==> flow/design.v <==
`timescale  1ns/1ps
module mac_manual #(
    parameter DATA_WIDTH = 16
)(
    input clk, ce, rst,
    input [DATA_WIDTH-1:0] a, b, 
    input [DATA_WIDTH-1:0] tmp,
    output reg [DATA_WIDTH-1:0] data_out
); 
    always @(posedge clk) begin
        if(rst) begin
            data_out <= 0;
        end
        else begin
            data_out <= (a * b) + tmp;
        end
    end
endmodule
`timescale 1ns/1ps
module shift_register #(
    parameter DATA_WIDTH = 16,
    parameter size = 3
)(
    input clk, ce, rst,
    input [DATA_WIDTH-1:0] data_in,
    output [DATA_WIDTH-1:0] data_out
);
    reg [DATA_WIDTH-1:0] tmp[size-1:0];
    generate
        genvar l;
        for (l = 0; l < size; l = l + 1) begin
            always @(posedge clk) begin
                if (rst) begin
                    tmp[l] <= 'd0;
                end
                else if (ce) begin
                    if (l == 'd0) begin
                        tmp[l] <= data_in;  
                    end
                    else begin
                        tmp[l] <= tmp[l-1];
                    end
                end
            end
        end
    assign data_out = tmp[size-1];
    endgenerate
endmodule
`timescale 1ns/1ps
module convolver #(
    parameter DATA_WIDTH = 8,
    parameter INPUT_SIZE = 28,
    parameter KERNEL_SIZE = 3,
    parameter STRIDE = 1
) (
    input clk, ce, global_rst, 
    input [DATA_WIDTH-1:0] myInput,
    input [(KERNEL_SIZE*KERNEL_SIZE)*DATA_WIDTH-1:0] weight,
    input [DATA_WIDTH-1:0] bias,
    output [DATA_WIDTH-1:0] conv_op,
    output reg valid_conv, end_conv
);
    wire [DATA_WIDTH-1:0] weight_tmp [KERNEL_SIZE*KERNEL_SIZE-1:0];
    wire [DATA_WIDTH-1:0] tmp [KERNEL_SIZE*KERNEL_SIZE+1:0];
    generate 
        genvar j;
        for (j = 0; j < KERNEL_SIZE*KERNEL_SIZE; j = j + 1) begin
            assign weight_tmp[j][DATA_WIDTH-1:0] = weight[j*DATA_WIDTH +: DATA_WIDTH];
        end
    endgenerate
    assign tmp[0] = {DATA_WIDTH{1'b0}};
    generate 
        genvar i;
        for (i = 0; i < KERNEL_SIZE*KERNEL_SIZE; i = i + 1) begin: MAC
            if ((i + 1) % KERNEL_SIZE == 0) begin
                if (i == KERNEL_SIZE*KERNEL_SIZE-1) begin
                    mac_manual #(.DATA_WIDTH(DATA_WIDTH)) mac (
                        .clk(clk),
                        .ce(ce),
                        .rst(global_rst),
                        .a(myInput),
                        .b(weight_tmp[i]),
                        .tmp(tmp[i]),
                        .data_out(tmp[i+1])
                    );
                assign conv_op = tmp[i+1] + bias;
                end else begin
                    wire [DATA_WIDTH-1:0] tmp2;
                    mac_manual #(.DATA_WIDTH(DATA_WIDTH)) mac (
                        .clk(clk),
                        .ce(ce),
                        .rst(global_rst),
                        .a(myInput),
                        .b(weight_tmp[i]),
                        .tmp(tmp[i]),
                        .data_out(tmp2)
                    );
                    shift_register #(.DATA_WIDTH(DATA_WIDTH), .size(INPUT_SIZE-KERNEL_SIZE)) sr (
                        .clk(clk),
                        .ce(ce),
                        .rst(global_rst),
                        .data_in(tmp2),
                        .data_out(tmp[i+1])
                    );
                end
            end else begin
                mac_manual #(.DATA_WIDTH(DATA_WIDTH)) mac (
                    .clk(clk),
                    .ce(ce),
                    .rst(global_rst),
                    .a(myInput),
                    .b(weight_tmp[i]),
                    .tmp(tmp[i]),
                    .data_out(tmp[i+1])
                );
            end
        end
    endgenerate
    reg [$clog2(INPUT_SIZE):0] row_counter;
    reg [$clog2(INPUT_SIZE):0] col_counter;
    reg [$clog2(INPUT_SIZE*INPUT_SIZE):0] cycle_counter;
    always @(posedge clk) begin
        if (global_rst) begin
            row_counter <= 0;
            col_counter <= 0;
            cycle_counter <= 0;
        end else if (ce) begin
            if (col_counter + STRIDE >= INPUT_SIZE) begin
                col_counter <= 0;
                if (row_counter + STRIDE >= INPUT_SIZE) begin
                    row_counter <= 0;
                end else begin
                    row_counter <= row_counter + STRIDE;
                end
            end else begin
                col_counter <= col_counter + STRIDE;
            end
            cycle_counter <= cycle_counter + 1;
        end
    end
    always @(posedge clk) begin
        if (global_rst) begin
            valid_conv <= 0;
        end else if (ce) begin
            if ((row_counter >= KERNEL_SIZE-1 && row_counter < INPUT_SIZE && 
                 (row_counter - (KERNEL_SIZE-1)) % STRIDE == 0) &&
                (col_counter >= KERNEL_SIZE-1 && col_counter < INPUT_SIZE && 
                 (col_counter - (KERNEL_SIZE-1)) % STRIDE == 0)) begin
                valid_conv <= 1;
            end else begin
                valid_conv <= 0;
            end
        end
    end
    always @(posedge clk) begin
        if (global_rst) begin
            end_conv <= 0;
        end else if (ce && cycle_counter >= INPUT_SIZE*INPUT_SIZE) begin
            end_conv <= 1;
        end else begin
            end_conv <= 0;
        end
    end
endmodule
`timescale 1ns/1ps
module relu_activation #(
    parameter DATA_WIDTH = 16
)(
    input [DATA_WIDTH-1:0] data_in,
    output [DATA_WIDTH-1:0] data_out
);
    assign data_out = (data_in[DATA_WIDTH-1] == 1) ? 0 : data_in;
endmodule
`timescale 1ns / 1ps
module comparator2 #(
    parameter DATA_WIDTH = 16,
    parameter POOL_TYPE = 1
    )(
    input ce,
    input [DATA_WIDTH-1:0] in1,
    input [DATA_WIDTH-1:0] in2,
    output [DATA_WIDTH-1:0] comp_op
    ); 
    reg [DATA_WIDTH-1:0] temp;
    assign comp_op = ce ? temp : 'd0;
    always@(*)
    begin
        if(POOL_TYPE == 0)
        begin
            temp = in1 + in2;        
        end
        else begin
            temp = (in1 > in2) ? in1 : in2;
        end
    end
endmodule
`timescale 1ns / 1ps
module max_reg #(parameter DATA_WIDTH = 16) (
    input clk,
    input ce,
    input [DATA_WIDTH-1:0] data_in,
    input rst_m,
    input master_rst,
    output reg [DATA_WIDTH-1:0] reg_op
    );
    always@(posedge clk) 
    begin
    	if(master_rst)
    		reg_op <= 0;
    	else 
        begin
            if(ce) 
            begin
		   	  if(rst_m) begin
		    	 reg_op <=0;
		      end
		      else begin
		    	 reg_op <= data_in;
			 end
		    end
		end
	end
endmodule
`timescale 1ns / 1ps
module input_mux #(
    parameter DATA_WIDTH = 8
)(
    input [DATA_WIDTH-1:0] in1,
    input [DATA_WIDTH-1:0] in2,
    input [1:0] sel,
    output [DATA_WIDTH-1:0] op
    );
    assign op = (sel == 2'b01) ? in1 : ((sel == 2'b00) ? in2: 0);
endmodule
`timescale 1ns / 1ps
module control_logic2 #(
    parameter INPUT_SIZE = 9'h004,    
    parameter POOL_SIZE = 9'h002     
)(
    input clk,             
    input master_rst,       
    input ce,            
    output reg [1:0] sel, 
    output reg rst_m,     
    output reg op_en,      
    output reg load_sr,    
    output reg global_rst,  
    output reg end_op       
);
    integer row_count;
    integer col_count;
    integer count;
    integer nbgh_row_count;
    always @(posedge clk) begin
        if (master_rst) begin
            sel <= 2'b00;
            load_sr <= 0;
            rst_m <= 0;
            op_en <= 0;
            global_rst <= 1;
            end_op <= 0;
        end else begin
            if (((col_count + 1) % POOL_SIZE != 0) && (row_count == POOL_SIZE - 1) && 
                (col_count == POOL_SIZE * count + (POOL_SIZE - 2)) && ce) begin
                op_en <= 1;
            end else begin
                op_en <= 0;
            end
            if (ce) begin
                if ((nbgh_row_count == INPUT_SIZE / POOL_SIZE) && (count == INPUT_SIZE / POOL_SIZE - 1) &&
                    ((col_count + 1) % POOL_SIZE != 0) && (row_count == POOL_SIZE - 1) &&
                    (col_count == POOL_SIZE * count + (POOL_SIZE - 2))) begin
                    end_op <= 1;
                end
                if (((col_count + 1) % POOL_SIZE != 0) && (col_count == INPUT_SIZE - 2) && 
                    (row_count == POOL_SIZE - 1)) begin
                    global_rst <= 1;
                end else begin
                    global_rst <= 0;
                end
                if ((((col_count + 1) % POOL_SIZE == 0) && (count != INPUT_SIZE / POOL_SIZE - 1) && 
                    (row_count != POOL_SIZE - 1)) || ((col_count == INPUT_SIZE - 1) && 
                    (row_count == POOL_SIZE - 1))) begin
                    rst_m <= 1;
                end else begin
                    rst_m <= 0;
                end
                if (((col_count + 1) % POOL_SIZE != 0) && (col_count == INPUT_SIZE - 2) && 
                    (row_count == POOL_SIZE - 1)) begin
                    sel <= 2'b10;
                end else if ((((col_count) % POOL_SIZE == 0) && (count == INPUT_SIZE / POOL_SIZE - 1) && 
                            (row_count != POOL_SIZE - 1)) || 
                           (((col_count) % POOL_SIZE == 0) && (count != INPUT_SIZE / POOL_SIZE - 1) && 
                            (row_count == POOL_SIZE - 1))) begin
                    sel <= 2'b01;
                end else begin
                    sel <= 2'b00;
                end
                if ((((col_count + 1) % POOL_SIZE == 0) && (count == INPUT_SIZE / POOL_SIZE - 1)) || 
                    (((col_count + 1) % POOL_SIZE == 0) && (count != INPUT_SIZE / POOL_SIZE - 1))) begin
                    load_sr <= 1;
                end else begin
                    load_sr <= 0;
                end
            end
        end
    end
    always @(posedge clk) begin
        if (master_rst) begin
            row_count <= 0;
            col_count <= 32'hffffffff;
            count <= 32'hffffffff;
            nbgh_row_count <= 0;
        end else if (ce) begin
            if (global_rst) begin
                row_count <= 0;
                col_count <= 0;
                count <= 0;
                nbgh_row_count <= nbgh_row_count + 1;
            end else begin
                if (((col_count + 1) % POOL_SIZE == 0) && (count == INPUT_SIZE / POOL_SIZE - 1) && 
                    (row_count != POOL_SIZE - 1)) begin
                    col_count <= 0;
                    row_count <= row_count + 1;
                    count <= 0;
                end else begin
                    col_count <= col_count + 1;
                    if (((col_count + 1) % POOL_SIZE == 0) && (count != INPUT_SIZE / POOL_SIZE - 1)) begin
                        count <= count + 1;
                    end
                end
            end
        end
    end
endmodule
`timescale 1ns / 1ps
module pooler #(
    parameter INPUT_SIZE = 9'h004,               
    parameter POOL_SIZE = 9'h002,                
    parameter DATA_WIDTH = 16,                   
    parameter POOL_TYPE = 1                      
)(
    input clk,                                   
    input ce,                                    
    input master_rst,                            
    input [DATA_WIDTH-1:0] data_in,             
    output [DATA_WIDTH-1:0] data_out,           
    output valid_op,                             
    output end_op                                
);
    wire rst_m;                               
    wire load_sr;                              
    wire global_rst;                            
    wire [1:0] sel;                            
    wire [DATA_WIDTH-1:0] comp_op;              
    wire [DATA_WIDTH-1:0] sr_op;                
    wire [DATA_WIDTH-1:0] max_reg_op;            
    wire [DATA_WIDTH-1:0] div_op;               
    wire [DATA_WIDTH-1:0] mux_out;             
    control_logic2 #(.INPUT_SIZE(INPUT_SIZE), .POOL_SIZE(POOL_SIZE)) control_logic_inst (
        .clk(clk),
        .master_rst(master_rst),
        .ce(ce),
        .sel(sel),
        .rst_m(rst_m),
        .op_en(valid_op),
        .load_sr(load_sr),
        .global_rst(global_rst),
        .end_op(end_op)
    );
    comparator2 #(
        .DATA_WIDTH(DATA_WIDTH),
        .POOL_TYPE(POOL_TYPE)
    ) comparator_inst (
        .ce(ce),
        .in1(data_in),
        .in2(mux_out),
        .comp_op(comp_op)
    );
    max_reg #(
        .DATA_WIDTH(DATA_WIDTH)
    ) max_reg_inst (
        .clk(clk),
        .ce(ce),
        .data_in(comp_op),
        .rst_m(rst_m),
        .master_rst(master_rst),
        .reg_op(max_reg_op)
    );
    shift_register #(
        .DATA_WIDTH(DATA_WIDTH),
        .size(INPUT_SIZE / POOL_SIZE)
    ) shift_register_inst (
        .clk(clk),
        .ce(load_sr),
        .rst(global_rst && master_rst),
        .data_in(comp_op),
        .data_out(sr_op)
    );
    input_mux #(
        .DATA_WIDTH(DATA_WIDTH)
    ) mux_inst (
        .in1(sr_op),           
        .in2(max_reg_op),     
        .sel(sel),             
        .op(mux_out)      
    );
    assign div_op = max_reg_op / (POOL_SIZE * POOL_SIZE);
    assign data_out = POOL_TYPE ? max_reg_op : div_op;
endmodule
`timescale 1ns/1ps
module layer #(
    parameter DATA_WIDTH = 8,                  
    parameter INPUT_SIZE = 28,                  
    parameter KERNEL_SIZE = 3,                
    parameter POOL_SIZE = 2,                    
    parameter STRIDE = 1,                          
    parameter ACTIVATION_TYPE = 1'b1,        
    parameter POOL_TYPE = 1'b1                     
)(
    input clk, global_rst, ce,
    input [DATA_WIDTH-1:0] myInput,
    input [KERNEL_SIZE*KERNEL_SIZE*DATA_WIDTH-1:0] weight,
    input [DATA_WIDTH-1:0] bias,
    output [DATA_WIDTH-1:0] data_out,
    output valid_op, 
    output end_op
);
    wire[DATA_WIDTH-1:0] conv_op;
    wire [DATA_WIDTH-1:0] act_op;
    wire valid_conv, end_conv;
    wire valid_pooling;
    assign valid_pooling = valid_conv && (!end_conv);
    convolver #(
        .DATA_WIDTH(DATA_WIDTH), 
        .INPUT_SIZE(INPUT_SIZE), 
        .KERNEL_SIZE(KERNEL_SIZE), 
        .STRIDE(STRIDE)
    ) conv(
        .clk(clk),
        .ce(ce),
        .global_rst(global_rst),
        .myInput(myInput),
        .weight(weight),
        .bias(bias),
        .conv_op(conv_op),
        .valid_conv(valid_conv),
        .end_conv(end_conv)
    );
    relu_activation #(.DATA_WIDTH(DATA_WIDTH)) relu_act(
        .data_in(conv_op),
        .data_out(act_op)
    );
    pooler #(
        .INPUT_SIZE(INPUT_SIZE-KERNEL_SIZE+1),
        .POOL_SIZE(POOL_SIZE), 
        .DATA_WIDTH(DATA_WIDTH), 
        .POOL_TYPE(POOL_TYPE)
    ) max_pooling(
        .clk(clk),
        .ce(valid_pooling),
        .master_rst(global_rst),
        .data_in(act_op),
        .data_out(data_out),
        .valid_op(valid_op),
        .end_op(end_op)
    );
endmodule
==> flow/run.sh <==
#!/bin/bash
# the make line also repeats each setting of config.mk as NAME=value (left out here)
make -C /OpenROAD-flow-scripts/flow DESIGN_CONFIG=/design/flow/config.mk WORK_HOME=/design/flow/orfs CLKGATE_MAP_FILE= finish
==> flow/config.mk <==
export PLATFORM = sky130hd
export DESIGN_NAME = layer
export DESIGN_NICKNAME = layer
export VERILOG_FILES = /design/flow/design.v
export SDC_FILE = /design/flow/constraint.sdc
export NUM_CORES = 4
export LEC_CHECK = 0
export CAP_MARGIN = 20
export CORE_MARGIN = 2
export CORE_UTILIZATION = 71
export CTS_CLUSTER_DIAMETER = 190
export CTS_CLUSTER_SIZE = 25
export SLEW_MARGIN = 20
==> flow/constraint.sdc <==
create_clock -name core_clock -period 3.18 [get_ports {clk}]
set_input_delay 0.6360 -clock core_clock [delete_from_list [all_inputs] [get_ports {clk}]]
set_output_delay 0.6360 -clock core_clock [all_outputs]
set_load 0.01 [all_outputs]
==> results of run 1 <==
-- area by class of cell --
class | instances | share of cell area, %
multi-input cells | 2778 | 51.2
inverters | 342 | 2.89
clock inverters | 1 | 0.0197
flip-flops and latches | 744 | 33.6
well taps | 688 | 1.94
clock buffers | 38 | 2.09
diodes | 1 | 0.00564
repair buffers | 368 | 8.27
-- through the flow --
| step | utilization (%) | hold slack [ps] |
|---|---|---|
| after floorplan | - | 425 |
| after global placement | 78.5 | 448 |
| after detailed placement | 78.5 | 462 |
| after CTS | 82.3 | 391 |
| after global routing | 84.0 | 404 |
| final | 84.0 | 401 |
-- layer usage --
metal  share of wire (%)  up-vias
met5                   0        -
met2                  50     1025
met4                 5.3        0
met1                  39    14200
li1                    -    13600
met3                 5.3      368
-- repair_timing --
item,4_1_cts,5_1_grt
pin swaps,154,163
gates resized,258,181
buffers inserted,41,22
cloned,9,3
endpoints found under the setup margin,49,44
==> impl_metrics.env, run 1 <==
# physical design summary
export IMPL_clk_transition_reported_paths_ps=100
export IMPL_combinationalPower_mw=11.2
export IMPL_place_area_um2=41500
export IMPL_worst_path_stages=16
export IMPL_power_leakage_nw=19.0
export IMPL_asyncSetResetFlopFracSynth_pct=0
export IMPL_worst_path_dominant_cell_family="adder cells"
export IMPL_critical_path_n_buffers_inverters=5
export IMPL_clock_root_buffer="sky130_fd_sc_hd__clkbuf_16"
export IMPL_clk_insertion_delay_late_ps=600
export IMPL_synthesis_area_um2=38200
export IMPL_dieHeight_um=236
export IMPL_drt_pass1_iter_count=5
export IMPL_final_cell_area_um2=44400
export IMPL_yosys_register_bits=744
export IMPL_crit_path_max_incr_delay_ps=550
export IMPL_totalPowerFinal_mw=26.1
export IMPL_worst_setup_slack_post_dpl_ps=-1330
export IMPL_chipArea_um2=55600
export IMPL_yosys_cell_types_count=77
export IMPL_global_route_usage_total_pct=31.7
export IMPL_drt_iter0_drcs=2166
export IMPL_final_max_slew_violation_count=0
export IMPL_nets_final=4697
export IMPL_crit_type="in2reg"
export IMPL_final_min_period_over_clock_period_pct=116
export IMPL_final_fill_count=2783
export IMPL_timing_critical_path_slowest_stage_cell="sky130_fd_sc_hd__fa_1"
export IMPL_worstMarginPinSlew_ps=1130
export IMPL_yosys_cells=4086
export IMPL_finalWorstPathRequiredPeriod_ps=3700
export IMPL_grtUsageMet1_pct=38.0
export IMPL_power_sequential_fraction_pct=37.8
export IMPL_clock_power_mw=5.03
export IMPL_cts_max_level=2
export IMPL_hold_end="max_pooling.max_reg_inst.reg_op[2]"
export IMPL_regToRegSetupSlack_ps=-440
export IMPL_seq_cell_area_um2=14900
export IMPL_crit_path_max_fanout=6
export IMPL_pwr_share_comb_pct=42.9
export IMPL_cts_inserted_buffers=35
export IMPL_run_status="complete, but fails checks"
export IMPL_logic_area_um2=22700
export IMPL_vias_in_the_first_global_route=29400
export IMPL_synthCells=4086
export IMPL_vias_per_cell=5.89
export IMPL_timing_hold_violations_final=0
export IMPL_num_rows=84
export IMPL_crit_path_cell_trace="buf_12 -> buf_12 -> nand2_4 -> fa_1 -> fa_1 -> inv_2 -> ha_4 -> inv_2 -> fa_1 -> inv_2 -> fa_2 -> a21o_1 -> a21oi_4 -> xnor2_2 -> xnor2_1 -> nor2_1"
export IMPL_synthAoiAreaFrac_pct=4.31
export IMPL_worstReg2RegStart="conv.MAC[1].genblk1.mac.data_out[3]"
export IMPL_rr_worst_depth=15
export IMPL_max_cap_viol_count=0
export IMPL_powerSeq_mw=9.85
export IMPL_synth_nets=4514
export IMPL_routed_wire_length_per_instance_um=19.5
export IMPL_growth_of_design_area_from_synthesis_to_finish_pct=16.3
export IMPL_use_met2_pct=58.0
export IMPL_synth_area_per_cell_um2=9.34
export IMPL_globalplace_congestion=0.916
export IMPL_synth_chip_area_um2=38200
export IMPL_grt_first_pass_wirelength_um=146000
export IMPL_yosys_area_share_simple_pct=16.9
export IMPL_floorplan_core_area_um2=52900
export IMPL_worst_ep_required_time_ps=3630
export IMPL_hold_path_class="in2reg"
export IMPL_grtUsageMet3_pct=3.99
export IMPL_post_synth_mux_area_share_pct=13.2
export IMPL_tritoncts="built"
export IMPL_synth_top_area_share_pct=39.0
export IMPL_failed_checks="setup timing"
export IMPL_power_group_top="combinational logic"
export IMPL_max_slew_margin_pct=24.3
export IMPL_cts_num_sinks=744
export IMPL_number_of_antenna_violations_at_the_first_check_in_global_routing=1
export IMPL_ys_top_cells_by_area="sky130_fd_sc_hd__dfxtp_1 (39%), sky130_fd_sc_hd__mux2i_1 (13%), sky130_fd_sc_hd__fa_1 (8.2%)"
export IMPL_adder_share_pct=14.1
export IMPL_vdd_ir_drop_worst_v=0.000468
export IMPL_timing_hold_worst_start="global_rst"
export IMPL_holdPathStages=2
export IMPL_clock_skew_final_ps=28.5
export IMPL_edf_count=0
export IMPL_maxClockFrequency_mhz=270
export IMPL_netlist_top_cell_by_area="sky130_fd_sc_hd__dfxtp_1"
export IMPL_grt_overflow_total=0
export IMPL_finish_cell_count_without_fillers=4960
export IMPL_p_sw_mw=8.71
export IMPL_timing_critical_path_from="myInput[4]"
export IMPL_gr_max_usage_layer="met2"
export IMPL_boundary_pin_count=101
export IMPL_antenna_left=0
export IMPL_stage_log_warnings=43
export IMPL_synth_yosys_warnings=9
export IMPL_fraction_of_power_spent_switching_nets_pct=33.4
export IMPL_critPathCaptureType="flop"
export IMPL_ys_sh_xor_pct=6.75
export IMPL_timing_critical_path_from_type="input port"
export IMPL_layout_setup_ws_ps=-517
export IMPL_rsz_0062_raised_after_global_routing="yes"
export IMPL_cts_hold_fix_buffers=0
export IMPL_p_per_area_nw_per_um2=587
export IMPL_crit_arrival_ps=4140
export IMPL_fin_setup_tns_ps=-8990
export IMPL_die_width_um=236
export IMPL_yosys_most_used_dff="sky130_fd_sc_hd__dfxtp_1"
export IMPL_reg2reg_to="conv.MAC[2].genblk1.genblk1.mac.data_out[7]"
export IMPL_top_cell="sky130_fd_sc_hd__dfxtp_1"
export IMPL_grt_max_degree=209
export IMPL_initial_utilization_pct=72.2
export IMPL_dp_final_hpwl_um=59100
export IMPL_dr_vias=29200
export IMPL_timing_final_setup_violations=40
export IMPL_numPortBuffers=100
export IMPL_ys_top_cells_by_count="sky130_fd_sc_hd__dfxtp_1 (744), sky130_fd_sc_hd__nor2_1 (645), sky130_fd_sc_hd__mux2i_1 (502), sky130_fd_sc_hd__inv_1 (342), sky130_fd_sc_hd__nand2_1 (285)"
export IMPL_post_synth_main_logic_family="simple AND/OR/NAND/NOR gates"
export IMPL_dp_cells=4852
export IMPL_internal_power_mw=17.4
export IMPL_yosys_stat_seqShare_pct=39.0
export IMPL_cp_endpoint="conv.MAC[2].genblk1.genblk1.mac.data_out[7]"
export IMPL_drc_errors=0
export IMPL_detail_route_wirelength_um=96900
export IMPL_max_clock_path_buffers=3
export IMPL_clkPwrFrac_pct=19.3
==> run 2: changes to the inputs <==
Settings changed: CORE_UTILIZATION 71 to 70, CTS_CLUSTER_DIAMETER 190 to default, CTS_CLUSTER_SIZE 25 to 40, MAX_ROUTING_LAYER from default to met4, PLACE_DENSITY from default to 0.64.
Clock period 3.18 ns to 2.53 ns, I/O delays scaled along.
==> run 2 against run 1 <==
Still fails the layout checks on setup timing. Utilization grew 3.7 points. Clock power grew 140%. Register-to-register slack lost 1300 ps. Critical path depth grew 1.
==> impl_metrics.env, run 2 <==
# physical design summary
export IMPL_cts_inserted_buffers=75
export IMPL_worst_setup_slack_post_dpl_ps=-1860
export IMPL_internal_power_mw=26.7
export IMPL_vdd_ir_drop_worst_v=0.00100
export IMPL_yosys_most_used_dff="sky130_fd_sc_hd__dfxtp_1"
export IMPL_crit_type="in2reg"
export IMPL_yosys_cell_types_count=77
export IMPL_place_area_um2=42200
export IMPL_vias_per_cell=6.17
export IMPL_dp_final_hpwl_um=60600
export IMPL_ys_top_cells_by_area="sky130_fd_sc_hd__dfxtp_1 (39%), sky130_fd_sc_hd__mux2i_1 (13%), sky130_fd_sc_hd__fa_1 (8.2%)"
export IMPL_timing_hold_violations_final=0
export IMPL_max_slew_margin_pct=17.8
export IMPL_grt_max_degree=159
export IMPL_clock_skew_final_ps=46.6
export IMPL_tritoncts="built"
export IMPL_p_per_area_nw_per_um2=846
export IMPL_post_synth_main_logic_family="simple AND/OR/NAND/NOR gates"
export IMPL_floorplan_core_area_um2=53900
export IMPL_top_cell="sky130_fd_sc_hd__dfxtp_1"
export IMPL_cell_repeated_most_along_the_worst_path="sky130_fd_sc_hd__inv_2"
export IMPL_synth_yosys_warnings=9
export IMPL_seq_cell_area_um2=14900
export IMPL_synthesis_area_um2=38200
export IMPL_crit_path_max_fanout=5
export IMPL_timing_critical_path_from="weight[11]"
export IMPL_maxClockFrequency_mhz=221
export IMPL_edf_count=0
export IMPL_layout_setup_ws_ps=-2000
export IMPL_ys_top_cells_by_count="sky130_fd_sc_hd__dfxtp_1 (744), sky130_fd_sc_hd__nor2_1 (645), sky130_fd_sc_hd__mux2i_1 (502), sky130_fd_sc_hd__inv_1 (342), sky130_fd_sc_hd__nand2_1 (285)"
export IMPL_crit_path_cell_trace="clkdlybuf4s15_1 -> buf_4 -> and2_1 -> ha_1 -> inv_1 -> fa_1 -> inv_2 -> ha_4 -> inv_2 -> fa_2 -> fa_2 -> inv_2 -> a21o_1 -> a21oi_2 -> xnor2_1 -> xnor2_1 -> nor2_1"
export IMPL_synthAoiAreaFrac_pct=4.31
export IMPL_final_fill_count=2357
export IMPL_reg2reg_to="conv.MAC[1].genblk1.mac.data_out[7]"
export IMPL_critPathCaptureType="flop"
export IMPL_regToRegSetupSlack_ps=-1780
export IMPL_p_sw_mw=13.3
export IMPL_holdPathStages=2
export IMPL_nets_final=4846
export IMPL_growth_of_design_area_from_synthesis_to_finish_pct=23.8
export IMPL_final_max_slew_violation_count=0
export IMPL_synth_area_per_cell_um2=9.34
export IMPL_dp_cells=4926
export IMPL_combinationalPower_mw=15.3
export IMPL_clk_transition_reported_paths_ps=70
export IMPL_run_status="complete, but fails checks"
export IMPL_cts_max_level=3
export IMPL_rr_worst_depth=17
export IMPL_num_rows=85
export IMPL_cts_num_sinks=744
export IMPL_logic_area_um2=22900
export IMPL_worstReg2RegStart="conv.MAC[0].genblk1.mac.data_out[3]"
export IMPL_global_route_usage_total_pct=37.0
export IMPL_synthCells=4086
export IMPL_asyncSetResetFlopFracSynth_pct=0
export IMPL_crit_arrival_ps=5000
export IMPL_globalplace_congestion=0.919
export IMPL_rsz_0062_raised_after_global_routing="yes"
export IMPL_clkPwrFrac_pct=30.8
export IMPL_hold_path_class="in2reg"
export IMPL_clock_root_buffer="sky130_fd_sc_hd__clkbuf_16"
export IMPL_fin_util_pct=87.7
export IMPL_dr_vias=32000
export IMPL_detail_route_wirelength_um=122000
export IMPL_cp_endpoint="conv.MAC[1].genblk1.mac.data_out[7]"
export IMPL_netlist_top_cell_by_area="sky130_fd_sc_hd__dfxtp_1"
export IMPL_hold_end="conv.MAC[2].genblk1.genblk1.sr.tmp[8][3]"
export IMPL_power_group_top="combinational logic"
export IMPL_crit_path_max_incr_delay_ps=820
export IMPL_pwr_share_comb_pct=38.2
export IMPL_yosys_area_share_simple_pct=16.9
export IMPL_grt_first_pass_wirelength_um=163000
export IMPL_fin_setup_tns_ps=-45010
export IMPL_final_min_period_over_clock_period_pct=179
export IMPL_die_width_um=238
export IMPL_worst_path_stages=17
export IMPL_finalWorstPathRequiredPeriod_ps=4530
export IMPL_failed_checks="setup timing"
export IMPL_routed_wire_length_per_instance_um=23.5
export IMPL_drt_iter0_drcs=3033
export IMPL_numPortBuffers=100
export IMPL_drt_pass1_iter_count=8
export IMPL_adder_share_pct=14.1
export IMPL_timing_critical_path_from_type="input port"
export IMPL_timing_final_setup_violations=58
export IMPL_max_cap_viol_count=0
export IMPL_stage_log_warnings=55
export IMPL_number_of_antenna_violations_at_the_first_check_in_global_routing=8
export IMPL_drc_errors=0
export IMPL_timing_critical_path_slowest_stage_cell="sky130_fd_sc_hd__xnor2_1"
export IMPL_worst_ep_required_time_ps=3000
export IMPL_grt_overflow_total=0
export IMPL_fraction_of_power_spent_switching_nets_pct=33.2
export IMPL_power_sequential_fraction_pct=31.0
export IMPL_clock_power_mw=12.3
export IMPL_vias_in_the_first_global_route=31900
export IMPL_initial_utilization_pct=70.8
export IMPL_chipArea_um2=56400
export IMPL_ys_sh_xor_pct=6.75
export IMPL_synth_chip_area_um2=38200
export IMPL_boundary_pin_count=101
export IMPL_power_leakage_nw=20.5
export IMPL_antenna_left=0
export IMPL_clk_insertion_delay_late_ps=670
export IMPL_max_clock_path_buffers=3
export IMPL_yosys_stat_seqShare_pct=39.0
export IMPL_synth_top_area_share_pct=39.0
export IMPL_powerSeq_mw=12.4
export IMPL_finish_cell_count_without_fillers=5187
export IMPL_synth_nets=4514
export IMPL_timing_hold_worst_start="global_rst"
export IMPL_post_synth_mux_area_share_pct=13.2
export IMPL_critical_path_n_buffers_inverters=6
export IMPL_final_cell_area_um2=47300
export IMPL_worst_path_dominant_cell_family="adder cells"
export IMPL_yosys_cells=4086
export IMPL_yosys_register_bits=744
export IMPL_dieHeight_um=238
export IMPL_worstMarginPinSlew_ps=1220
==> run 2: layout make-up <==
cell class,count,area share (%)
clock buffers,105,4.66
well taps,696,1.84
repair buffers,477,9.59
flip-flops and latches,744,31.6
diodes,12,0.0635
inverters,342,2.73
multi-input cells,2778,48.4
clock inverters,33,1.12
==> run 2: metrics by stage <==
| step | hold slack [ps] | power, mW |
|---|---|---|
| 4_1_cts | 168 | 37.1 |
| 2_1_floorplan | 425 | 20.2 |
| 6_report | 194 | 40.0 |
| 5_1_grt | 173 | 41.3 |
| 3_5_place_dp | 440 | 23.4 |
| 3_3_place_gp | 442 | 22.8 |
==> run 2: repair_timing <==
action	4_1_cts	5_1_grt
gates resized	225	199
endpoints found under the setup margin	125	124
hold buffers	0	0
pin swaps	165	185
setup buffers	53	59
gates cloned	7	6
==> run 2: per-layer routing <==
layer	global-route usage (%)	wire [um]	up-vias
met5	-	0	-
met4	19.4	10300	0
met3	5.83	10600	850
met2	65.0	58000	1871
met1	40.6	42900	15300
li1	-	-	14000
==> run 3: changes to the inputs <==
Settings changed: ABC_AREA from default to 0, CELL_PAD_IN_SITES_DETAIL_PLACEMENT from default to 0, CELL_PAD_IN_SITES_GLOBAL_PLACEMENT from default to 2, CORE_MARGIN 2 to 6, CORE_UTILIZATION 70 to 21, CTS_CLUSTER_SIZE 40 to 36, GPL_TIMING_DRIVEN from default to 1, HOLD_SLACK_MARGIN from default to 0.3, MIN_ROUTING_LAYER from default to met1, PLACE_DENSITY 0.64 to default, PLACE_DENSITY_LB_ADDON from default to 0.28, SETUP_SLACK_MARGIN from default to 0.68, SLEW_MARGIN 20 to 15.
Clock period 2.53 ns to 5.5 ns, I/O delays scaled along.
==> run 3 against run 2 <==
The run now finishes clean. Cell area shrank 5.2%. Utilization shrank 63 points. Wire length shrank 21%. Register-to-register slack gained 3400 ps. Total power shrank 61%. Non-clock buffer count shrank 316. Area after synthesis is the same. Clock power shrank 52%. Global-route usage shrank 27 points. Sequential cell count is the same. Critical endpoint is now max_pooling.shift_register_inst.tmp[0][6]. Largest power group is now the clock network. Highest routed layer unchanged.
==> impl_metrics.env, run 3 <==
# physical design summary
export IMPL_final_min_period_over_clock_period_pct=82.2
export IMPL_cts_hold_fix_buffers=0
export IMPL_crit_type="in2reg"
export IMPL_timing_hold_violations_final=0
export IMPL_grt_overflow_total=0
export IMPL_synth_nets=4514
export IMPL_power_group_top="the clock network"
export IMPL_worstMarginPinSlew_ps=1140
export IMPL_max_clock_path_buffers=3
export IMPL_ys_top_cells_by_count="sky130_fd_sc_hd__dfxtp_1 (744), sky130_fd_sc_hd__nor2_1 (645), sky130_fd_sc_hd__mux2i_1 (502), sky130_fd_sc_hd__inv_1 (342), sky130_fd_sc_hd__nand2_1 (285)"
export IMPL_asyncSetResetFlopFracSynth_pct=0
export IMPL_hold_path_class="reg2reg"
export IMPL_rsz_0062_raised_after_global_routing="no"
export IMPL_layout_setup_ws_ps=978
export IMPL_worst_path_dominant_cell_family="AND-OR/OR-AND gates"
export IMPL_crit_path_max_incr_delay_ps=530
export IMPL_dr_vias=26200
export IMPL_critPathCaptureType="flop"
export IMPL_nets_final=4547
export IMPL_clk_transition_reported_paths_ps=60
export IMPL_numPortBuffers=100
export IMPL_internal_power_mw=10.9
export IMPL_stage_log_warnings=44
export IMPL_timing_critical_path_from="bias[1]"
export IMPL_combinationalPower_mw=3.94
export IMPL_finalWorstPathRequiredPeriod_ps=4520
export IMPL_yosys_area_share_simple_pct=16.9
export IMPL_pwr_share_comb_pct=25.4
export IMPL_yosys_cell_types_count=77
export IMPL_netlist_top_cell_by_area="sky130_fd_sc_hd__dfxtp_1"
export IMPL_antenna_left=0
export IMPL_post_synth_mux_area_share_pct=13.2
export IMPL_edf_count=0
export IMPL_reg2reg_to="max_pooling.shift_register_inst.tmp[0][6]"
export IMPL_post_cts_resized=0
export IMPL_floorplan_core_area_um2=179000
export IMPL_maxClockFrequency_mhz=221
export IMPL_max_cap_viol_count=0
export IMPL_synthCells=4086
export IMPL_yosys_stat_seqShare_pct=39.0
export IMPL_grt_max_degree=200
export IMPL_synthAoiAreaFrac_pct=4.31
export IMPL_die_width_um=438
export IMPL_finish_cell_count_without_fillers=6550
export IMPL_timing_critical_path_slowest_stage_cell="sky130_fd_sc_hd__clkdlybuf4s50_1"
export IMPL_powerSeq_mw=5.68
export IMPL_boundary_pin_count=101
export IMPL_timing_critical_path_from_type="input port"
export IMPL_grt_first_pass_wirelength_um=154000
export IMPL_num_rows=155
export IMPL_adder_share_pct=14.1
export IMPL_ys_sh_xor_pct=6.75
export IMPL_timing_hold_worst_start="max_pooling.shift_register_inst.tmp[0][2]"
export IMPL_fraction_of_power_spent_switching_nets_pct=29.9
export IMPL_worstReg2RegStart="conv.MAC[8].genblk1.genblk1.mac.data_out[1]"
export IMPL_clkPwrFrac_pct=38.0
export IMPL_number_of_antenna_violations_at_the_first_check_in_global_routing=14
export IMPL_cts_max_level=3
export IMPL_crit_path_max_fanout=10
export IMPL_synthesis_area_um2=38200
export IMPL_final_cell_area_um2=44800
export IMPL_dp_cells=6380
export IMPL_top_cell="sky130_fd_sc_hd__dfxtp_1"
export IMPL_vias_in_the_first_global_route=26600
export IMPL_power_sequential_fraction_pct=36.6
export IMPL_worst_ep_required_time_ps=6050
export IMPL_synth_yosys_warnings=9
export IMPL_regToRegSetupSlack_ps=1610
export IMPL_synth_top_area_share_pct=39.0
export IMPL_dieHeight_um=438
export IMPL_p_sw_mw=4.65
export IMPL_critical_path_n_buffers_inverters=4
export IMPL_yosys_register_bits=744
export IMPL_p_per_area_nw_per_um2=346
export IMPL_power_leakage_nw=18.7
export IMPL_detail_route_wirelength_um=96000
export IMPL_synth_chip_area_um2=38200
export IMPL_tritoncts="built"
export IMPL_initial_utilization_pct=21.3
export IMPL_holdPathStages=2
export IMPL_global_route_usage_total_pct=10.2
export IMPL_worst_setup_slack_post_dpl_ps=257
export IMPL_rr_worst_depth=17
export IMPL_fin_setup_tns_ps=0
export IMPL_hold_end="max_pooling.shift_register_inst.tmp[0][2]"
export IMPL_clk_insertion_delay_late_ps=670
export IMPL_growth_of_design_area_from_synthesis_to_finish_pct=17.4
export IMPL_clock_power_mw=5.91
export IMPL_ys_top_cells_by_area="sky130_fd_sc_hd__dfxtp_1 (39%), sky130_fd_sc_hd__mux2i_1 (13%), sky130_fd_sc_hd__fa_1 (8.2%)"
export IMPL_final_fill_count=19400
export IMPL_drc_errors=0
export IMPL_drt_pass1_iter_count=4
export IMPL_max_slew_margin_pct=24.1
export IMPL_synth_area_per_cell_um2=9.34
export IMPL_drt_iter0_drcs=1128
export IMPL_chipArea_um2=192000
export IMPL_cts_inserted_buffers=92
export IMPL_crit_arrival_ps=5080
export IMPL_yosys_cells=4086
export IMPL_timing_final_setup_violations=0
export IMPL_final_max_slew_violation_count=0
export IMPL_cts_num_sinks=744
export IMPL_clock_root_buffer="sky130_fd_sc_hd__clkbuf_16"
export IMPL_clock_skew_final_ps=28.0
export IMPL_cts_repair_timing_setup_buffer_count=0
export IMPL_post_synth_main_logic_family="simple AND/OR/NAND/NOR gates"
export IMPL_run_status="complete, no violations"
export IMPL_vdd_ir_drop_worst_v=0.000214
export IMPL_crit_path_cell_trace="clkdlybuf4s50_1 -> ha_1 -> a211oi_1 -> nor2_1 -> o31ai_1 -> a21oi_1 -> xor2_1 -> buf_4 -> nand2_1 -> inv_1 -> ha_1 -> nor2b_1 -> o31ai_1 -> a21oi_1 -> o311ai_1 -> buf_4 -> nand2_1 -> a32o_1"
export IMPL_dp_final_hpwl_um=65800
export IMPL_yosys_most_used_dff="sky130_fd_sc_hd__dfxtp_1"
export IMPL_cp_endpoint="max_pooling.shift_register_inst.tmp[0][6]"
export IMPL_globalplace_congestion=0.723
export IMPL_place_area_um2=41800
export IMPL_vias_per_cell=4.00
export IMPL_worst_path_stages=18
export IMPL_routed_wire_length_per_instance_um=14.7
run 3: layout make-up:
type | instances | area, um^2 | area share (%)
diodes | 5 | 12.5 | 0.0279
flip-flops and latches | 744 | 14900 | 33.2
multi-input cells | 2778 | 21100 | 47.1
clock buffers | 138 | 2710 | 6.04
clock inverters | 27 | 251 | 0.561
inverters | 342 | 1280 | 2.86
repair buffers | 161 | 1620 | 3.62
well taps | 2355 | 2950 | 6.57
run 3: stage by stage:
step                hold WS (ps)  util (%)  power [mW]
CTS                          459      25.0        16.0
global route                 477      25.0        16.7
finish                       454      25.0        15.5
detailed placement           450      23.3        9.83
global placement             449      23.3        9.87
floorplan                    425         -        8.79
run 3: layer usage:
layer	vias up	track usage [%]	wire [um]
li1	13400	-	-
met3	138	1.90	3030
met5	-	-	0
met4	0	2.26	2060
met2	276	16.1	43300
met1	12300	13.6	47600
==> run 4: changes to the inputs <==
Settings changed: CORE_ASPECT_RATIO from default to 1.88, CTS_CLUSTER_SIZE 36 to 44, GPL_TIMING_DRIVEN 1 to 0, MIN_ROUTING_LAYER met1 to met2, SLEW_MARGIN 15 to 25, TNS_END_PERCENT from default to 30.
Clock period 5.5 ns to 3.28 ns, I/O delays scaled along.
==> run 4 against run 3 <==
The layout now fails its checks (setup timing). Combinational power went up to 3.0 times the previous value. Largest power group is now combinational logic. First-iteration DRC count increased to 3.6 times the previous value. Die area is 0.27% higher. Area after synthesis stayed put. Sequential share of layout area fell by 3.2 points. Largest cell class unchanged. Hold slack worse by 12 ps.
==> impl_metrics.env, run 4 <==
# physical design summary
export IMPL_clock_skew_final_ps=44.7
export IMPL_netlist_top_cell_by_area="sky130_fd_sc_hd__dfxtp_1"
export IMPL_cts_num_sinks=744
export IMPL_top_cell="sky130_fd_sc_hd__dfxtp_1"
export IMPL_edf_count=0
export IMPL_number_of_antenna_violations_at_the_first_check_in_global_routing=0
export IMPL_final_min_period_over_clock_period_pct=116
export IMPL_yosys_cell_types_count=77
export IMPL_failed_checks="setup timing"
export IMPL_yosys_cells=4086
export IMPL_ys_top_cells_by_area="sky130_fd_sc_hd__dfxtp_1 (39%), sky130_fd_sc_hd__mux2i_1 (13%), sky130_fd_sc_hd__fa_1 (8.2%)"
export IMPL_final_max_slew_violation_count=0
export IMPL_synthAoiAreaFrac_pct=4.31
export IMPL_critPathCaptureType="flop"
export IMPL_worst_path_stages=18
export IMPL_timing_critical_path_from_type="input port"
export IMPL_yosys_stat_seqShare_pct=39.0
export IMPL_detail_route_wirelength_um=125000
export IMPL_growth_of_design_area_from_synthesis_to_finish_pct=30.3
export IMPL_clk_insertion_delay_late_ps=670
export IMPL_yosys_most_used_dff="sky130_fd_sc_hd__dfxtp_1"
export IMPL_vias_per_cell=5.68
export IMPL_clock_root_buffer="sky130_fd_sc_hd__clkbuf_16"
export IMPL_crit_path_max_fanout=6
export IMPL_crit_type="in2reg"
export IMPL_dr_vias=39000
export IMPL_post_synth_mux_area_share_pct=13.2
export IMPL_worst_path_dominant_cell_family="adder cells"
export IMPL_holdPathStages=3
export IMPL_clock_power_mw=9.68
export IMPL_power_group_top="combinational logic"
export IMPL_adder_share_pct=14.1
export IMPL_cp_endpoint="conv.MAC[8].genblk1.genblk1.mac.data_out[7]"
export IMPL_boundary_pin_count=101
export IMPL_synth_chip_area_um2=38200
export IMPL_timing_final_setup_violations=39
export IMPL_ys_top_cells_by_count="sky130_fd_sc_hd__dfxtp_1 (744), sky130_fd_sc_hd__nor2_1 (645), sky130_fd_sc_hd__mux2i_1 (502), sky130_fd_sc_hd__inv_1 (342), sky130_fd_sc_hd__nand2_1 (285)"
export IMPL_vdd_ir_drop_worst_v=0.000458
export IMPL_grt_overflow_total=0
export IMPL_grt_max_degree=15
export IMPL_timing_critical_path_slowest_stage_cell="sky130_fd_sc_hd__fa_1"
export IMPL_maxClockFrequency_mhz=264
export IMPL_timing_hold_worst_start="bias[0]"
export IMPL_worstMarginPinSlew_ps=1150
export IMPL_synth_yosys_warnings=9
export IMPL_synth_area_per_cell_um2=9.34
export IMPL_post_synth_main_logic_family="simple AND/OR/NAND/NOR gates"
export IMPL_p_sw_mw=10.6
export IMPL_stage_log_warnings=37
export IMPL_worstReg2RegStart="conv.MAC[5].genblk1.genblk1.sr.tmp[24][6]"
export IMPL_hold_path_class="in2reg"
export IMPL_cts_inserted_buffers=81
export IMPL_finalWorstPathRequiredPeriod_ps=3790
export IMPL_timing_hold_violations_final=0
export IMPL_vias_in_the_first_global_route=43500
export IMPL_globalplace_congestion=0.898
export IMPL_numPortBuffers=84
export IMPL_global_route_usage_total_pct=19.6
export IMPL_max_cap_viol_count=0
export IMPL_yosys_area_share_simple_pct=16.9
export IMPL_worst_ep_required_time_ps=3800
export IMPL_totalPowerFinal_mw=31.1
export IMPL_crit_path_max_incr_delay_ps=530
export IMPL_reg2reg_to="conv.MAC[6].genblk1.mac.data_out[7]"
export IMPL_chipArea_um2=193000
export IMPL_critical_path_n_buffers_inverters=7
export IMPL_fraction_of_power_spent_switching_nets_pct=34.2
export IMPL_initial_utilization_pct=21.1
export IMPL_power_sequential_fraction_pct=30.8
export IMPL_grt_first_pass_wirelength_um=185000
export IMPL_max_slew_margin_pct=23.0
export IMPL_drc_errors=0
export IMPL_routed_wire_length_per_instance_um=18.2
export IMPL_combinationalPower_mw=11.8
export IMPL_crit_arrival_ps=4310
export IMPL_floorplan_core_area_um2=181000
export IMPL_p_per_area_nw_per_um2=625
export IMPL_max_clock_path_buffers=3
export IMPL_powerSeq_mw=9.57
export IMPL_drt_iter0_drcs=4031
export IMPL_asyncSetResetFlopFracSynth_pct=0
export IMPL_crit_path_cell_trace="clkbuf_16 -> clkbuf_16 -> buf_12 -> clkbuf_16 -> nand2_4 -> fa_1 -> inv_2 -> fa_1 -> ha_4 -> inv_2 -> fa_1 -> inv_2 -> fa_2 -> a21o_1 -> a21oi_2 -> xnor2_2 -> xnor2_2 -> nor2_1"
export IMPL_num_rows=214
export IMPL_regToRegSetupSlack_ps=-360
export IMPL_synth_top_area_share_pct=39.0
export IMPL_synthCells=4086
export IMPL_cts_hold_fix_buffers=0
export IMPL_yosys_register_bits=744
export IMPL_layout_setup_ws_ps=-509
export IMPL_worst_setup_slack_post_dpl_ps=-2160
export IMPL_internal_power_mw=20.5
export IMPL_dieHeight_um=597
export IMPL_drt_pass1_iter_count=7
export IMPL_pwr_share_comb_pct=38.1
export IMPL_hold_end="max_pooling.max_reg_inst.reg_op[0]"
export IMPL_nets_final=4836
export IMPL_tritoncts="built"
export IMPL_synthesis_area_um2=38200
export IMPL_power_leakage_nw=20.5
export IMPL_cts_max_level=3
export IMPL_antenna_left=0
export IMPL_timing_critical_path_from="myInput[3]"
export IMPL_ys_sh_xor_pct=6.75
export IMPL_run_status="complete, but fails checks"
export IMPL_clkPwrFrac_pct=31.1
export IMPL_die_width_um=323
export IMPL_synth_nets=4514
export IMPL_clk_transition_reported_paths_ps=60
export IMPL_rr_worst_depth=13
export IMPL_dp_final_hpwl_um=88900
export IMPL_rsz_0062_raised_after_global_routing="yes"
run 4: layout make-up:
class                      count  area (um^2)
multi-input combinational   2779        23600
buffer                       222         1740
sequential                   744        14900
antenna                        8         20.0
fill                       19300       131000
clock buffer                 115         2330
inverter                     342         1290
tap                         2376         2970
timing repair buffer         238         2470
clock inverter                33          399
run 4: stage by stage:
step	area [um^2]	TNS, ps	utilization [%]	hold WS (ps)	cells
after detailed placement	42900	-160910	23.7	455	6547
after floorplan	39000	-23700	-	425	4086
after CTS	48100	-8800	26.6	467	6800
after global routing	49700	-14140	27.5	413	6849
final	49700	-9870	27.5	442	6857
after global placement	42800	-340160	23.7	445	6546
run 4: metal layers:
layer | share of wire [%] | global-route usage [%] | up-vias
li1 | - | - | 13800
met3 | 33 | 21.5 | 553
met5 | 0 | - | -
met2 | 61 | 26.6 | 10400
met4 | 5.5 | 2.89 | 0
met1 | 0 | - | 14200
run 4: what timing repair did:
item,4_1_cts,5_1_grt
buffers inserted,101,46
setup endpoints to repair,553,540
pin swaps,159,192
resized,348,325
cloned,4,3
hold endpoints to repair,0,0
==> run 5: changes to the inputs <==
Settings changed: CELL_PAD_IN_SITES_GLOBAL_PLACEMENT 2 to 1, CORE_ASPECT_RATIO 1.88 to default, CORE_MARGIN 6 to 2, CTS_CLUSTER_SIZE 44 to 36, GPL_TIMING_DRIVEN 0 to 1, HOLD_SLACK_MARGIN 0.3 to default, MAX_ROUTING_LAYER met4 to met5, SETUP_SLACK_MARGIN 0.68 to 1.48, SLEW_MARGIN 25 to 20, TNS_END_PERCENT 30 to default.
Clock period 3.28 ns to 5.5 ns, I/O delays scaled along.
==> run 5 against run 4 <==
The run now finishes clean. Count of clock-buffer cells in the layout is 18 higher. Non-clock buffer count down 281. Critical path depth is the same. Combinational power is 61% lower. Sequential power down 41%. Cell count shrank 3.9%. Clock skew decreased by 8.5 ps. Setup slack better by 2100 ps. Synthesized cell count stayed put. Total power down 47%. Critical path type unchanged.
==> impl_metrics.env, run 5 <==
# physical design summary
export IMPL_run_status="complete, no violations"
export IMPL_cell_repeated_most_along_the_worst_path="sky130_fd_sc_hd__fa_1"
export IMPL_worstReg2RegStart="conv.MAC[8].genblk1.genblk1.mac.data_out[1]"
export IMPL_grt_first_pass_wirelength_um=150000
export IMPL_crit_type="in2reg"
export IMPL_yosys_register_bits=744
export IMPL_crit_arrival_ps=4500
export IMPL_synth_nets=4514
export IMPL_max_cap_viol_count=0
export IMPL_yosys_cells=4086
export IMPL_ys_sh_xor_pct=6.75
export IMPL_p_per_area_nw_per_um2=355
export IMPL_holdPathStages=2
export IMPL_max_slew_margin_pct=27.5
export IMPL_combinationalPower_mw=4.62
export IMPL_vias_per_cell=5.54
export IMPL_timing_critical_path_slowest_stage_cell="sky130_fd_sc_hd__fa_1"
export IMPL_asyncSetResetFlopFracSynth_pct=0
export IMPL_max_clock_path_buffers=3
export IMPL_crit_path_cell_trace="buf_12 -> buf_16 -> buf_16 -> buf_12 -> nand2_2 -> fa_1 -> fa_1 -> inv_1 -> ha_1 -> inv_1 -> fa_1 -> inv_2 -> fa_2 -> a21o_1 -> a21oi_2 -> xnor2_1 -> xnor2_1 -> nor2_1"
export IMPL_drc_errors=0
export IMPL_wl_met2_um=54500
export IMPL_finish_cell_count_without_fillers=6588
export IMPL_crit_path_max_incr_delay_ps=500
export IMPL_clock_power_mw=6.05
export IMPL_growth_of_design_area_from_synthesis_to_finish_pct=20.6
export IMPL_timing_hold_worst_start="conv.MAC[2].genblk1.genblk1.mac.data_out[0]"
export IMPL_dr_vias=36500
export IMPL_fin_setup_tns_ps=0
export IMPL_synthCells=4086
export IMPL_routed_wire_length_per_instance_um=15.0
export IMPL_timing_critical_path_from_type="input port"
export IMPL_vias_in_the_first_global_route=40500
export IMPL_final_fill_count=19400
export IMPL_worstMarginPinSlew_ps=1090
export IMPL_clkPwrFrac_pct=37.0
export IMPL_chipArea_um2=185000
export IMPL_cts_inserted_buffers=88
export IMPL_drt_pass1_iter_count=10
export IMPL_grt_max_degree=229
export IMPL_numPortBuffers=100
export IMPL_yosys_area_share_simple_pct=16.9
export IMPL_nets_final=4561
export IMPL_worst_path_stages=18
export IMPL_cts_num_sinks=744
export IMPL_ys_top_cells_by_count="sky130_fd_sc_hd__dfxtp_1 (744), sky130_fd_sc_hd__nor2_1 (645), sky130_fd_sc_hd__mux2i_1 (502), sky130_fd_sc_hd__inv_1 (342), sky130_fd_sc_hd__nand2_1 (285)"
export IMPL_dp_final_hpwl_um=61100
export IMPL_ys_top_cells_by_area="sky130_fd_sc_hd__dfxtp_1 (39%), sky130_fd_sc_hd__mux2i_1 (13%), sky130_fd_sc_hd__fa_1 (8.2%)"
export IMPL_vdd_ir_drop_worst_v=0.000266
export IMPL_globalplace_congestion=0.808
export IMPL_drt_iter0_drcs=3090
export IMPL_yosys_most_used_dff="sky130_fd_sc_hd__dfxtp_1"
export IMPL_boundary_pin_count=101
export IMPL_worst_ep_required_time_ps=6070
export IMPL_wl_met3_um=40000
export IMPL_finalWorstPathRequiredPeriod_ps=3940
export IMPL_antenna_left=0
export IMPL_maxClockFrequency_mhz=254
export IMPL_edf_count=0
export IMPL_power_leakage_nw=19.1
export IMPL_synth_area_per_cell_um2=9.34
export IMPL_yosys_stat_seqShare_pct=39.0
export IMPL_netlist_top_cell_by_area="sky130_fd_sc_hd__dfxtp_1"
export IMPL_clk_transition_reported_paths_ps=70
export IMPL_powerSeq_mw=5.69
export IMPL_final_min_period_over_clock_period_pct=71.6
export IMPL_synthAoiAreaFrac_pct=4.31
export IMPL_critPathCaptureType="flop"
export IMPL_floorplan_core_area_um2=181000
export IMPL_power_sequential_fraction_pct=34.8
export IMPL_initial_utilization_pct=21.1
export IMPL_timing_hold_violations_final=0
export IMPL_cts_max_level=3
export IMPL_dieHeight_um=430
export IMPL_pwr_share_comb_pct=28.2
export IMPL_power_group_top="the clock network"
export IMPL_final_max_slew_violation_count=0
export IMPL_totalPowerFinal_mw=16.4
export IMPL_clock_skew_final_ps=36.2
export IMPL_crit_path_max_fanout=5
export IMPL_synth_top_area_share_pct=39.0
export IMPL_hold_end="conv.MAC[2].genblk1.genblk1.sr.tmp[0][0]"
export IMPL_clk_insertion_delay_late_ps=710
export IMPL_m1WireLength_um=0
export IMPL_post_synth_main_logic_family="simple AND/OR/NAND/NOR gates"
export IMPL_rsz_0062_raised_after_global_routing="yes"
export IMPL_num_rows=156
export IMPL_cts_hold_fix_buffers=0
export IMPL_timing_critical_path_from="myInput[4]"
export IMPL_regToRegSetupSlack_ps=1690
export IMPL_hold_path_class="reg2reg"
export IMPL_cp_endpoint="conv.MAC[2].genblk1.genblk1.mac.data_out[7]"
export IMPL_reg2reg_to="max_pooling.max_reg_inst.reg_op[1]"
export IMPL_synthesis_area_um2=38200
export IMPL_synth_chip_area_um2=38200
export IMPL_die_width_um=430
export IMPL_clock_root_buffer="sky130_fd_sc_hd__clkbuf_16"
export IMPL_adder_share_pct=14.1
export IMPL_detail_route_wirelength_um=98700
export IMPL_synth_yosys_warnings=9
export IMPL_critical_path_n_buffers_inverters=7
export IMPL_p_sw_mw=5.03
export IMPL_grt_overflow_total=0
export IMPL_yosys_cell_types_count=77
export IMPL_post_synth_mux_area_share_pct=13.2
export IMPL_stage_log_warnings=52
export IMPL_global_route_usage_total_pct=15.3
export IMPL_internal_power_mw=11.3
export IMPL_topmost_layer_with_routed_signal_wires="met5"
export IMPL_number_of_antenna_violations_at_the_first_check_in_global_routing=1
export IMPL_timing_final_setup_violations=0
export IMPL_fraction_of_power_spent_switching_nets_pct=30.8
export IMPL_tritoncts="built"
export IMPL_rr_worst_depth=17
export IMPL_dp_cells=6372
export IMPL_worst_path_dominant_cell_family="adder cells"
export IMPL_top_cell="sky130_fd_sc_hd__dfxtp_1"
## run 5: metal layers
metal / global-route usage [%] / vias to the layer above
met3: 20.9 / 358
met5: 1.04 / -
li1: - / 13300
met4: 2.43 / 6
met2: 18.3 / 9189
met1: - / 13600
## run 5: through the flow
stage	cell area, um^2	hold slack [ps]	setup slack [ps]	utilization (%)
3_3_place_gp	42200	449	444	23.3
5_1_grt	46000	480	1450	25.5
6_report	46000	459	1560	25.5
4_1_cts	45300	466	1410	25.1
3_5_place_dp	42200	454	396	23.3
2_1_floorplan	39000	425	1030	-
## run 5: cell type report
| class | instances | area (um^2) | area share (%) |
|---|---|---|---|
| inverters | 342 | 1280 | 2.79 |
| clock inverters | 28 | 390 | 0.848 |
| multi-input cells | 2778 | 21800 | 47.3 |
| repair buffers | 179 | 2100 | 4.55 |
| well taps | 2370 | 2970 | 6.44 |
| diodes | 14 | 35.0 | 0.0761 |
| flip-flops and latches | 744 | 14900 | 32.4 |
| clock buffers | 133 | 2580 | 5.61 |
## run 5: timing repair
action | CTS | global route
setup buffers | 7 | 25
setup endpoints to repair | 27 | 24
resized | 42 | 127
pin swaps | 5 | 39
cloned | 2 | 7
==> run 6: changes to the inputs <==
Settings changed: ABC_AREA 0 to 1, CELL_PAD_IN_SITES_DETAIL_PLACEMENT 0 to default, CELL_PAD_IN_SITES_GLOBAL_PLACEMENT 1 to default, CORE_UTILIZATION 21 to 72, CTS_CLUSTER_SIZE 36 to default, GPL_TIMING_DRIVEN 1 to default, MAX_ROUTING_LAYER met5 to default, MIN_ROUTING_LAYER met2 to default, PLACE_DENSITY_LB_ADDON 0.28 to default, SETUP_SLACK_MARGIN 1.48 to default.
Clock period 5.5 ns to 1.08 ns, I/O delays scaled along.
==> run 6 against run 5 <==
The flow now stops in 5_1_grt. Die area is 69% lower. Synthesized cell count is 36% higher. Area after synthesis is 5.1% higher.
==> impl_metrics.env, run 6 <==
# flow metrics
export IMPL_clock_root_buffer="sky130_fd_sc_hd__clkbuf_16"
export IMPL_synthesis_area_um2=40100
export IMPL_asyncSetResetFlopFracSynth_pct=0
export IMPL_dieHeight_um=240
export IMPL_adder_share_pct=13.4
export IMPL_synth_chip_area_um2=40100
export IMPL_cts_max_level=3
export IMPL_netlist_top_cell_by_area="sky130_fd_sc_hd__dfxtp_1"
export IMPL_last_stage_reached="5_1_grt"
export IMPL_post_synth_main_logic_family="simple AND/OR/NAND/NOR gates"
export IMPL_synth_nets=5966
export IMPL_yosys_area_share_simple_pct=21.9
export IMPL_boundary_pin_count=101
export IMPL_dp_cells=6725
export IMPL_globalplace_congestion=0.964
export IMPL_yosys_register_bits=744
export IMPL_synthCells=5538
export IMPL_yosys_cells=5538
export IMPL_yosys_stat_seqShare_pct=37.1
export IMPL_max_clock_path_buffers=3
export IMPL_yosys_cell_types_count=42
export IMPL_worst_setup_slack_post_dpl_ps=-3150
export IMPL_run_status="aborted with a tool error"
export IMPL_initial_utilization_pct=72.8
export IMPL_grt_overflow_total=168
export IMPL_first_error="[ERROR GRT-0232] Routing congestion too high. Check the congestion heatmap in the GUI."
export IMPL_synth_top_area_share_pct=37.1
export IMPL_edf_count=0
export IMPL_ys_top_cells_by_area="sky130_fd_sc_hd__dfxtp_1 (37%), sky130_fd_sc_hd__nand2_1 (11%), sky130_fd_sc_hd__inv_1 (10%)"
export IMPL_cts_num_sinks=744
export IMPL_synthAoiAreaFrac_pct=10.6
export IMPL_die_width_um=240
export IMPL_top_cell="sky130_fd_sc_hd__nand2_1"
export IMPL_num_rows=86
export IMPL_ys_top_cells_by_count="sky130_fd_sc_hd__nand2_1 (1137), sky130_fd_sc_hd__inv_1 (1121), sky130_fd_sc_hd__dfxtp_1 (744), sky130_fd_sc_hd__nor2_1 (611), sky130_fd_sc_hd__o22ai_1 (382)"
export IMPL_post_synth_mux_area_share_pct=0
export IMPL_yosys_most_used_dff="sky130_fd_sc_hd__dfxtp_1"
export IMPL_ys_sh_xor_pct=3.54
export IMPL_chipArea_um2=57600
export IMPL_numPortBuffers=100
export IMPL_floorplan_core_area_um2=55100
export IMPL_cts_inserted_buffers=74
export IMPL_global_route_usage_total_pct=78.6
export IMPL_dp_final_hpwl_um=77900
export IMPL_synth_yosys_warnings=9
export IMPL_synth_area_per_cell_um2=7.25
==> run 6: timing repair <==
action                                  in CTS
cloned                                      14
resized                                    520
endpoints found under the setup margin     495
hold endpoints to repair                     0
buffers inserted                            58
hold buffers                                 0
pin swaps                                  259
==> run 6: metal layers <==
| metal | track usage, % | GRT overflow |
|---|---|---|
| met1 | 78.1 | 2 |
| met2 | 94.6 | 77 |
| met3 | 63.4 | 7 |
| met4 | 83.0 | 82 |
| met5 | 21.7 | 0 |
==> run 6: per-stage QoR <==
stage	cell area (um^2)	TNS (ps)
after floorplan	42000	-174990
after global placement	47200	-501020
after detailed placement	47200	-517870
after CTS	52300	-242370
==> run 7: changes to the inputs <==
Settings changed: ABC_AREA 1 to default, CELL_PAD_IN_SITES_GLOBAL_PLACEMENT from default to 3, CORE_UTILIZATION 72 to 65, CTS_CLUSTER_SIZE from default to 59, GPL_ROUTABILITY_DRIVEN from default to 0, GPL_TIMING_DRIVEN from default to 1, MAX_ROUTING_LAYER from default to met5, MIN_ROUTING_LAYER from default to met2.
Clock period 1.08 ns to 5.87 ns, I/O delays scaled along.
==> run 7 against run 6 <==
The flow stops in 3_1_place_gp_skip_io. Synthesized cell count is 26% lower. Die area increased by 5.3%. Area after synthesis down 4.9%.
==> impl_metrics.env, run 7 <==
# flow metrics
export IMPL_edf_count=0
export IMPL_yosys_cell_types_count=77
export IMPL_initial_utilization_pct=65.9
export IMPL_chipArea_um2=60700
export IMPL_ys_sh_xor_pct=6.75
export IMPL_yosys_area_share_simple_pct=16.9
export IMPL_synth_chip_area_um2=38200
export IMPL_netlist_top_cell_by_area="sky130_fd_sc_hd__dfxtp_1"
export IMPL_yosys_stat_seqShare_pct=39.0
export IMPL_first_error="[ERROR GPL-0301] Utilization 131.650 % exceeds 100%."
export IMPL_synth_yosys_warnings=9
export IMPL_yosys_most_used_dff="sky130_fd_sc_hd__dfxtp_1"
export IMPL_synthAoiAreaFrac_pct=4.31
export IMPL_ys_top_cells_by_count="sky130_fd_sc_hd__dfxtp_1 (744), sky130_fd_sc_hd__nor2_1 (645), sky130_fd_sc_hd__mux2i_1 (502), sky130_fd_sc_hd__inv_1 (342), sky130_fd_sc_hd__nand2_1 (285)"
export IMPL_die_width_um=246
export IMPL_synth_top_area_share_pct=39.0
export IMPL_post_synth_main_logic_family="simple AND/OR/NAND/NOR gates"
export IMPL_last_stage_reached="3_1_place_gp_skip_io"
export IMPL_run_status="aborted with a tool error"
export IMPL_dieHeight_um=246
export IMPL_ys_top_cells_by_area="sky130_fd_sc_hd__dfxtp_1 (39%), sky130_fd_sc_hd__mux2i_1 (13%), sky130_fd_sc_hd__fa_1 (8.2%)"
export IMPL_asyncSetResetFlopFracSynth_pct=0
export IMPL_yosys_cells=4086
export IMPL_num_rows=88
export IMPL_adder_share_pct=14.1
export IMPL_post_synth_mux_area_share_pct=13.2
export IMPL_synth_area_per_cell_um2=9.34
export IMPL_synth_nets=4514
export IMPL_synthesis_area_um2=38200
export IMPL_synthCells=4086
export IMPL_top_cell="sky130_fd_sc_hd__dfxtp_1"
export IMPL_floorplan_core_area_um2=57900
export IMPL_yosys_register_bits=744
==> run 8: changes to the inputs <==
Settings changed: CELL_PAD_IN_SITES_GLOBAL_PLACEMENT 3 to default, CORE_UTILIZATION 65 to 40, CTS_CLUSTER_SIZE 59 to default, GPL_ROUTABILITY_DRIVEN 0 to default, GPL_TIMING_DRIVEN 1 to default, MAX_ROUTING_LAYER met5 to default, MIN_ROUTING_LAYER met2 to default, SETUP_SLACK_MARGIN from default to -0.1.
Clock period 5.87 ns to 4.49 ns, I/O delays scaled along.
==> run 8 against run 7 <==
Now clean on timing, DRC and antenna. Synthesized cell count stayed put. Area after synthesis did not move. Die area rose by 61%.
==> impl_metrics.env, run 8 <==
# physical design summary
export IMPL_run_status="complete, no violations"
export IMPL_ys_top_cells_by_count="sky130_fd_sc_hd__dfxtp_1 (744), sky130_fd_sc_hd__nor2_1 (645), sky130_fd_sc_hd__mux2i_1 (502), sky130_fd_sc_hd__inv_1 (342), sky130_fd_sc_hd__nand2_1 (285)"
export IMPL_yosys_cell_types_count=77
export IMPL_crit_path_max_incr_delay_ps=520
export IMPL_drc_errors=0
export IMPL_synthCells=4086
export IMPL_drt_pass1_iter_count=6
export IMPL_pwr_share_comb_pct=27.9
export IMPL_fin_util_pct=46.7
export IMPL_cts_max_level=3
export IMPL_max_cap_viol_count=0
export IMPL_post_synth_mux_area_share_pct=13.2
export IMPL_detail_route_wirelength_um=76700
export IMPL_worst_ep_required_time_ps=4980
export IMPL_vias_in_the_first_global_route=25900
export IMPL_yosys_stat_seqShare_pct=39.0
export IMPL_post_synth_main_logic_family="simple AND/OR/NAND/NOR gates"
export IMPL_floorplan_core_area_um2=94700
export IMPL_dp_final_hpwl_um=52900
export IMPL_cp_endpoint="conv.MAC[6].genblk1.mac.data_out[7]"
export IMPL_timing_critical_path_slowest_stage_cell="sky130_fd_sc_hd__fa_1"
export IMPL_growth_of_design_area_from_synthesis_to_finish_pct=15.8
export IMPL_power_leakage_nw=19.2
export IMPL_worstMarginPinSlew_ps=1030
export IMPL_dp_cells=5404
export IMPL_cts_num_sinks=744
export IMPL_finish_cell_count_without_fillers=5559
export IMPL_timing_critical_path_from_type="input port"
export IMPL_synth_area_per_cell_um2=9.34
export IMPL_synth_top_area_share_pct=39.0
export IMPL_power_group_top="registers"
export IMPL_adder_share_pct=14.1
export IMPL_clk_transition_reported_paths_ps=60
export IMPL_regToRegSetupSlack_ps=630
export IMPL_synth_nets=4514
export IMPL_fraction_of_power_spent_switching_nets_pct=29.0
export IMPL_global_route_usage_total_pct=15.7
export IMPL_cts_inserted_buffers=84
export IMPL_rr_worst_depth=16
export IMPL_clk_insertion_delay_late_ps=640
export IMPL_grt_overflow_total=0
export IMPL_nets_final=4653
export IMPL_layout_setup_ws_ps=212
export IMPL_ys_sh_xor_pct=6.75
export IMPL_hold_end="conv.MAC[2].genblk1.genblk1.sr.tmp[0][4]"
export IMPL_number_of_antenna_violations_at_the_first_check_in_global_routing=2
export IMPL_p_per_area_nw_per_um2=437
export IMPL_globalplace_congestion=0.867
export IMPL_clkPwrFrac_pct=36.0
export IMPL_cts_repair_timing_setup_buffer_count=0
export IMPL_die_width_um=313
export IMPL_yosys_cells=4086
export IMPL_stage_log_warnings=50
export IMPL_combinationalPower_mw=5.39
export IMPL_boundary_pin_count=101
export IMPL_yosys_most_used_dff="sky130_fd_sc_hd__dfxtp_1"
export IMPL_max_slew_margin_pct=30.8
export IMPL_fin_setup_tns_ps=0
export IMPL_crit_arrival_ps=4770
export IMPL_clock_skew_final_ps=34.0
export IMPL_chipArea_um2=97900
export IMPL_antenna_left=0
export IMPL_timing_critical_path_from="myInput[3]"
export IMPL_netlist_top_cell_by_area="sky130_fd_sc_hd__dfxtp_1"
export IMPL_final_min_period_over_clock_period_pct=95.3
export IMPL_totalPowerFinal_mw=19.3
export IMPL_vdd_ir_drop_worst_v=0.000267
export IMPL_timing_hold_worst_start="conv.MAC[2].genblk1.genblk1.mac.data_out[4]"
export IMPL_drt_iter0_drcs=1489
export IMPL_grt_first_pass_wirelength_um=130000
export IMPL_final_max_slew_violation_count=0
run 8: area by class of cell:
| type | instances | area, um^2 |
|---|---|---|
| Antenna cell | 1 | 2.50 |
| Clock buffer | 123 | 2450 |
| Clock inverter | 31 | 402 |
| Fill cell | 9178 | 50500 |
| Inverter | 342 | 1280 |
| Multi-Input combinational cell | 2778 | 21100 |
| Sequential cell | 744 | 14900 |
| Tap cell | 1265 | 1580 |
| Timing Repair Buffer | 275 | 2480 |
run 8: layer usage:
layer | track usage (%) | vias up | wire [um]
met2 | 24.8 | 424 | 33600
met1 | 22.4 | 12500 | 38100
met5 | 0 | - | 0
li1 | - | 13600 | -
met4 | 3.90 | 0 | 1270
met3 | 2.67 | 107 | 3770
run 8: per-stage QoR:
step           hold WS (ps)  instance area [um^2]
6_report                456                 44200
5_1_grt                 481                 44200
4_1_cts                 454                 44200
3_5_place_dp            456                 41300
3_3_place_gp            447                 41300
2_1_floorplan           425                 38200
Power figures rest on the tool's default switching activity, not on a simulated workload.
